## buck_v1_0
module buck_v1_0 #(
  parameter model_data_width = 25,
  parameter model_decimal_width = 16
)(
  input aclk, 
  input resetn, 
  input clock_enable,
  input pwm, 
  input signed [model_data_width-1:0] input_voltage,
  input signed [model_data_width-1:0] period_inductor,
  input signed [model_data_width-1:0] period_capacitor,
  input signed [model_data_width-1:0] inverse_resistor,
  output reg signed [model_data_width-1:0] inductor_current,
  output signed [model_data_width-1:0] capacitor_current,
  output signed [model_data_width-1:0] output_current,
  output reg signed [model_data_width-1:0] output_voltage  
);
  wire signed [model_data_width-1:0] voltage_diff;  
  wire signed [(model_data_width*2)-1:0] voltage_diff_intl_2width;  
  wire signed [model_data_width-1:0] voltage_diff_intl;  
  wire signed [(model_data_width*2)-1:0] capacitor_current_intc_2width;  
  wire signed [model_data_width-1:0] capacitor_current_intc;  
  wire signed [(model_data_width*2)-1:0] output_current_2width;  
  assign voltage_diff = pwm? input_voltage - output_voltage: -output_voltage;
  assign voltage_diff_intl_2width = voltage_diff * period_inductor;
  assign voltage_diff_intl = voltage_diff_intl_2width >>> model_decimal_width;
  always @(posedge aclk)
    if (!resetn)
      inductor_current <= 0;
    else 
      if (clock_enable)
        inductor_current <= inductor_current + voltage_diff_intl;
  assign capacitor_current = inductor_current - output_current;
  assign capacitor_current_intc_2width = capacitor_current * period_capacitor;
  assign capacitor_current_intc = capacitor_current_intc_2width >>> model_decimal_width;
  always @(posedge aclk)
    if (!resetn)
      output_voltage <= 0;
    else 
      if (clock_enable)
        output_voltage <= output_voltage + capacitor_current_intc;
  assign output_current_2width = output_voltage * inverse_resistor;
  assign output_current = output_current_2width >>> model_decimal_width;
endmodule
Size in the first run: about 50 flip-flops, roughly 200 I/O pins.
clock: 14.2 ns
lec_check: 0
abc_area: 1
cap_margin: 0
cell_pad_in_sites_global_placement: 0
core_margin: 2
core_utilization: 71
cts_cluster_size: 45
gpl_routability_driven: 1
max_routing_layer: met4
min_routing_layer: met1
place_density: 0.61
slew_margin: 20
tns_end_percent: 95
run.sh (not shown) runs the stock make flow with config.mk's settings and CLKGATE_MAP_FILE=.
The starting point reached the layout checks and failed them: setup timing.
Change:
==> flow/config.mk (replaced) <==
export PLATFORM = sky130hd
export DESIGN_NAME = buck_v1_0
export DESIGN_NICKNAME = buck_v1_0
export VERILOG_FILES = /design/flow/design.v
export SDC_FILE = /design/flow/constraint.sdc
export NUM_CORES = 4
export LEC_CHECK = 0
export CAP_MARGIN = 20
export CORE_MARGIN = 2
export CORE_UTILIZATION = 72
export CTS_CLUSTER_DIAMETER = 155
export MAX_ROUTING_LAYER = met4
export SLEW_MARGIN = 20
==> flow/constraint.sdc (replaced) <==
create_clock -name core_clock -period 18.3 [get_ports {aclk}]
set_input_delay 3.6600 -clock core_clock [delete_from_list [all_inputs] [get_ports {aclk}]]
set_output_delay 3.6600 -clock core_clock [all_outputs]
set_load 0.01 [all_outputs]
Result:
- The changed run completed, yet does not pass: setup timing
- routed wire length is lower by about 28%
- count of clock-buffer cells in the layout does not change
- design area decreases by 7.8%
- global-route usage goes down by 12 points
- sequential cell count stays the same
Change:
--- a/flow/config.mk
+++ b/flow/config.mk
@@ -7,6 +7,8 @@
 export LEC_CHECK = 0
-export CAP_MARGIN = 20
+export ABC_AREA = 1
+export CAP_MARGIN = 15
 export CORE_MARGIN = 2
 export CORE_UTILIZATION = 72
-export CTS_CLUSTER_DIAMETER = 155
+export CTS_CLUSTER_DIAMETER = 299
+export HOLD_SLACK_MARGIN = 0.29
 export MAX_ROUTING_LAYER = met4
==> flow/constraint.sdc (replaced) <==
create_clock -name core_clock -period 14.1 [get_ports {aclk}]
set_input_delay 2.8200 -clock core_clock [delete_from_list [all_inputs] [get_ports {aclk}]]
set_output_delay 2.8200 -clock core_clock [all_outputs]
set_load 0.01 [all_outputs]
After rerunning:
- The new run finished but fails on setup timing
- utilization climbs by 3.5 points
- cell count climbs by 19%
- clock-buffer cell count climbs by 2

---

== build 89 ==
Starting RTL as in the previous note.
Settings: LEC_CHECK=0, ABC_AREA=1, CAP_MARGIN=20, CORE_MARGIN=2, CORE_UTILIZATION=68, CTS_CLUSTER_DIAMETER=382, CTS_CLUSTER_SIZE=97, PLACE_DENSITY=0.37, SETUP_SLACK_MARGIN=3.13, SLEW_MARGIN=20, TNS_END_PERCENT=20; clock period 14.3 ns.
Build 89: complete, dirty (negative setup slack)
Edits applied to the flow inputs when going from build 89 to build 5:
- SETUP_SLACK_MARGIN removed (was 3.13)
- CORE_ASPECT_RATIO newly set to 0.5
- PLACE_DENSITY removed (was 0.37)
- ABC_AREA removed (was 1)
- TNS_END_PERCENT removed (was 20)
- CTS_CLUSTER_DIAMETER removed (was 382)
- CTS_CLUSTER_SIZE changed from 97 to 11
- CORE_UTILIZATION changed from 68 to 40
- the clock period (ns, I/O delays scaled along) changed from 14.3 to 28.0
Notes after the runs:
- Build 5 completed; timing, DRC and antenna clean
- Compared build 5 vs build 89, and Yosys chip area is down in build 5.
- Summary — final-layout clock buffer total, build 5 relative to build 89: lower, by 1.
- Build 89 → build 5: share of cell area taken by muxes after synthesis moved up, number of vias per cell after detailed routing moved down, via count moved down, cell area moved down.
- Build 5: synthesized cell area about 4% below build 89
- In the metrics for build 5 and build 89, the one carrying the lower sequential share of cell area is build 89.
- Looking at part of the cycle the worst path needs, build 5 sits 32 points below build 89.
- First-iteration DRC count for build 5: 3436 down relative to build 89
Here is what was changed in the inputs of build 43 compared with build 5.
- clearing CORE_ASPECT_RATIO, which used to be 0.5
- putting MAX_ROUTING_LAYER at met4 where nothing was set
- putting GPL_ROUTABILITY_DRIVEN at 0 where nothing was set
- swapping 11 for 22 in CTS_CLUSTER_SIZE
- swapping 28.0 for 16.9 in the clock period (ns, I/O delays scaled along)
### Flow results
Build 43 finished all stages; layout check result: FAIL, due to negative setup slack.
Where via count is concerned, build 5 is better than build 43.
Critical path startpoint: inverse_resistor[1] -> build 5, inverse_resistor[18] -> build 43
In terms of area of the core, build 43 and build 5 differ only marginally.
Against build 5, build 43 comes in 9.9 mm higher on detailed-route wire length.
Setup changes, build 43 to build 66
- an added CTS_CLUSTER_DIAMETER of 155
- a change of CAP_MARGIN from 20 to 15
- a change of CORE_UTILIZATION from 40 to 72
- a deleted GPL_ROUTABILITY_DRIVEN that had been 0
- a deleted CTS_CLUSTER_SIZE that had been 22
- a change of the clock period (ns, I/O delays scaled along) from 16.9 to 14.1
### Flow results
Between build 43 and build 66, the sequential share of layout area does not differ in any meaningful way. Relative max-transition margin, build 66 and build 43: lower on build 66. Complete run, failing final checks: build 66, reason negative setup slack. Re die span in y: build 66 is 25% down on build 43. Routed wire length: build 66 < build 43. Accumulated negative setup slack in build 66 vs build 43: down 63100 ps. Re number of multi-input combinational cells: no difference whatsoever between build 66 and build 43.
The following lists how build 96 was set up differently from build 66:
- putting ABC_AREA at 1 where nothing was set
- putting CTS_CLUSTER_SIZE at 34 where nothing was set
- clearing CTS_CLUSTER_DIAMETER, which used to be 155
- swapping 15 for 20 in CAP_MARGIN
- swapping 72 for 71 in CORE_UTILIZATION
- putting HOLD_SLACK_MARGIN at 0.29 where nothing was set
### Flow results
- Lower fmax goes to build 66 over build 96.
- Looking at global-route wire length before repair, build 96 sits 30% higher than build 66 does.
- Going from build 66 to build 96, area of the core increased by about 5.6% relative to the old numbers, vias after detailed routing increased by 13642 relative to the old numbers, vertical die size increased by 8.2 um relative to the old numbers, final critical-path setup slack increased by 1390 ps relative to the old numbers.
- Nothing crashed in build 96 and all stages finished; the problem is that the final layout failed, the offending checks being negative setup slack.
